==> flow/design.v <==
module ALU (
    input Clk,
    input Reset,
    input [7:0] operand_A, operand_B,
    input [3:0] Sel,
    output [7:0] Out,
    output [3:0] Flag);
    reg [7:0] Result;
    reg [3:0] FlagCpy;
    reg [7:0] nResult;
    reg [3:0] nFlag;
    reg [8:0] extendResult;
    reg [15:0] extendResult1;
    assign Out = Result;
    assign Flag = FlagCpy;
    always @(*)
    begin
        nResult = Result;
        nFlag = FlagCpy;
        extendResult = 9'd0;
        extendResult1 = 16'd0;
        case(Sel)
            4'h0:
                begin
                    extendResult = operand_A + operand_B;
                    if(extendResult >> 8 == 1)
                        nFlag = nFlag | 4'b0010;
                    else
                        nResult = extendResult[7:0];
                end
            4'h1:
                begin
                    if(operand_A < operand_B)
                        nFlag = nFlag | 4'b1000;
                    else
                        nResult = operand_A - operand_B;
                end
            4'h2:
                begin
                    extendResult1 = operand_A * operand_B;
                    if(extendResult1 >> 8 != 0)
                        nFlag = nFlag | 4'b0100;
                    else
                        nResult = operand_A * operand_B;
                    if(nResult == 0)
                        nFlag = nFlag | 4'b0001;
                end
            4'h3:
                begin
                    if(operand_A < operand_B)
                        nFlag = nFlag | 4'b1000;
                    else if(operand_B == 0)
                        nResult = 8'hFF;
                    else
                        nResult = operand_A / operand_B;
                    if(nResult == 0)
                        nFlag = nFlag | 4'b0001;
                end
            4'h4:
                begin
                extendResult1 = operand_A << operand_B;
                if(operand_B > 8 || (operand_A==1&&operand_B==8))
                    nFlag = nFlag | 4'b0010;
                else
                    begin
                    extendResult1 = operand_A << operand_B;
                    if(extendResult1 << 8 != 0)
                        nFlag = nFlag | 4'b0010;
                    else
                        nResult = operand_A << operand_B;
                    end
                if(nResult == 0)
                    nFlag = nFlag | 4'b0001;
                end
            4'h5:
                begin
                nResult = operand_A >> operand_B;
                if(nResult == 0)
                    nFlag = nFlag | 4'b0001;
                if(operand_B > 8 || (operand_B == 8 && operand_A==1) || (operand_B==7&&(operand_A == 2 || operand_A==3)) || operand_B==6&&(operand_A<=7&&operand_A>=4) || operand_B==5&&(operand_A<=15&&operand_A>=8) || operand_B==4&&(operand_A<=31&&operand_A>=16))
                    nFlag = nFlag | 4'b1000;
                end
            4'h6:
                begin
                nResult = operand_A & operand_B;
                if(nResult == 0)
                    nFlag = nFlag | 1;
                end
            4'h7:
                begin
                nResult = operand_A | operand_B;
                if(nResult == 0)
                    nFlag = nFlag | 1;
                end
            4'h8:
                begin
                nResult = operand_A ^ operand_B;
                if(nResult == 0)
                    nFlag = nFlag | 1;
                end
            4'h9:
                begin
                nResult = ~(operand_A ^ operand_B);
                if(nResult == 0)
                    nFlag = nFlag | 1;
                end
            4'hA:
                begin
                nResult = ~(operand_A & operand_B);
                if(nResult == 0)
                    nFlag = nFlag | 1;
                end
            4'hB:
                begin
                nResult = ~(operand_A | operand_B);
                if(nResult == 0)
                    nFlag = nFlag | 1;
                end
            default:
                nResult = 8'h00;
        endcase
    end
    always @(posedge Clk, posedge Reset)
    begin
        if(Reset) begin
            Result <= 8'h00;
            FlagCpy <= 4'b0000;
        end else begin
            Result <= nResult;
            FlagCpy <= nFlag;
        end
    end
endmodule
make LEC_CHECK=0 CAP_MARGIN=10 CORE_MARGIN=2 CORE_UTILIZATION=72 GPL_TIMING_DRIVEN=1 HOLD_SLACK_MARGIN=-0.1 MAX_ROUTING_LAYER=met5 PLACE_DENSITY=0.65 SETUP_SLACK_MARGIN=-0.9 SLEW_MARGIN=20 TNS_END_PERCENT=80 finish   # period 12.3 ns
run.sh (not shown) runs the stock make flow with config.mk's settings and CLKGATE_MAP_FILE=.
The first run ran to the end with violations: negative setup slack.
Change:
Settings changed: CORE_UTILIZATION 72 to 70, SETUP_SLACK_MARGIN -0.9 to -0.62.
Clock period 12.3 ns to 11.7 ns, I/O delays scaled along.
Now the flow stopped in 5_1_grt.
Area after synthesis does not change.
Synthesized cell count is unchanged.
Die size grows by about 2.7%.
Change:
Settings changed: CORE_UTILIZATION 70 to 72, HOLD_SLACK_MARGIN -0.1 to default, MAX_ROUTING_LAYER met5 to met4, SETUP_SLACK_MARGIN -0.62 to 0.47.
Clock period 11.7 ns to 10.7 ns, I/O delays scaled along.
The new run stopped in 5_1_grt (GRT-0232).
Synthesized area stays the same.
Die size fell by 2.7%.
Synthesized cell count is unchanged.
Change:
Settings changed: CTS_CLUSTER_DIAMETER from default to 29, HOLD_SLACK_MARGIN from default to -0.1, MAX_ROUTING_LAYER met4 to met5, PLACE_DENSITY 0.65 to 0.64, SETUP_SLACK_MARGIN 0.47 to 3.39.
Clock period 10.7 ns to 11.7 ns, I/O delays scaled along.
Effect: The new run aborted during 5_1_grt; synthesized area stays the same; synthesized cell count stays the same; die size does not change.

---

// ALU: RTL as listed in full above, without the edits since
Settings: LEC_CHECK=0, ABC_AREA=1, CAP_MARGIN=20, CORE_ASPECT_RATIO=1.47, CORE_MARGIN=2, CORE_UTILIZATION=72, CTS_CLUSTER_DIAMETER=205, CTS_CLUSTER_SIZE=98, PLACE_DENSITY=0.39, SLEW_MARGIN=20, TNS_END_PERCENT=10; clock period 12.3 ns.
Change:
ABC_AREA = default   (was 1)
CORE_ASPECT_RATIO = default   (was 1.47)
CORE_UTILIZATION = 40   (was 72)
CTS_CLUSTER_DIAMETER = default   (was 205)
CTS_CLUSTER_SIZE = default   (was 98)
PLACE_DENSITY = default   (was 0.39)
SETUP_SLACK_MARGIN = -0.84   (was default)
TNS_END_PERCENT = default   (was 10)
clock period = 13.0 ns   (was 12.3 ns; I/O delays follow)
Outcome:
- Now the flow finished but fails on setup timing
- routed wire length is lower by roughly a tenth
- combinational power drops by about a fifth
- final area decreases by a few percent
- global-route usage went down by 19 points
Change:
CORE_MARGIN = 10   (was 2)
CORE_UTILIZATION = 31   (was 40)
SETUP_SLACK_MARGIN = default   (was -0.84)
TNS_END_PERCENT = 15   (was default)
clock period = 13.5 ns   (was 13.0 ns; I/O delays follow)
=> The new run went through all stages and came out clean. Hold slack improves by 0.0047 ns. Count of clock-buffer cells in the layout is higher by 1. Final area rose by about 2.6%. Critical path depth came out higher by 6. Non-clock buffer count came out lower by 4.
Change:
CORE_MARGIN = 2   (was 10)
CORE_UTILIZATION = 66   (was 31)
CTS_CLUSTER_DIAMETER = 40   (was default)
TNS_END_PERCENT = default   (was 15)
clock period = 8.56 ns   (was 13.5 ns; I/O delays follow)
With this change the flow failed in global routing (5_1_grt) (GRT-0232).
Synthesized cell count does not change.
Synthesized area does not change.
Die area came out lower by well over a third.
Change:
CORE_UTILIZATION = 58   (was 66)
CTS_CLUSTER_DIAMETER = default   (was 40)
clock period = 13.0 ns   (was 8.56 ns; I/O delays follow)
- Now the flow produced a clean layout
- die area came out higher by 13%
- area after synthesis is unchanged
- synthesized cell count stays the same
Change:
CORE_UTILIZATION = 72   (was 58)
CTS_CLUSTER_DIAMETER = 175   (was default)
CTS_CLUSTER_SIZE = 96   (was default)
TNS_END_PERCENT = 5   (was default)
clock period = 12.2 ns   (was 13.0 ns; I/O delays follow)
=> The new run stopped in global routing (5_1_grt) (ODB-0269); die area fell by 19%; synthesized cell count is unchanged; synthesized area is unchanged.
Power figures rest on the tool's default switching activity, not on a simulated workload.
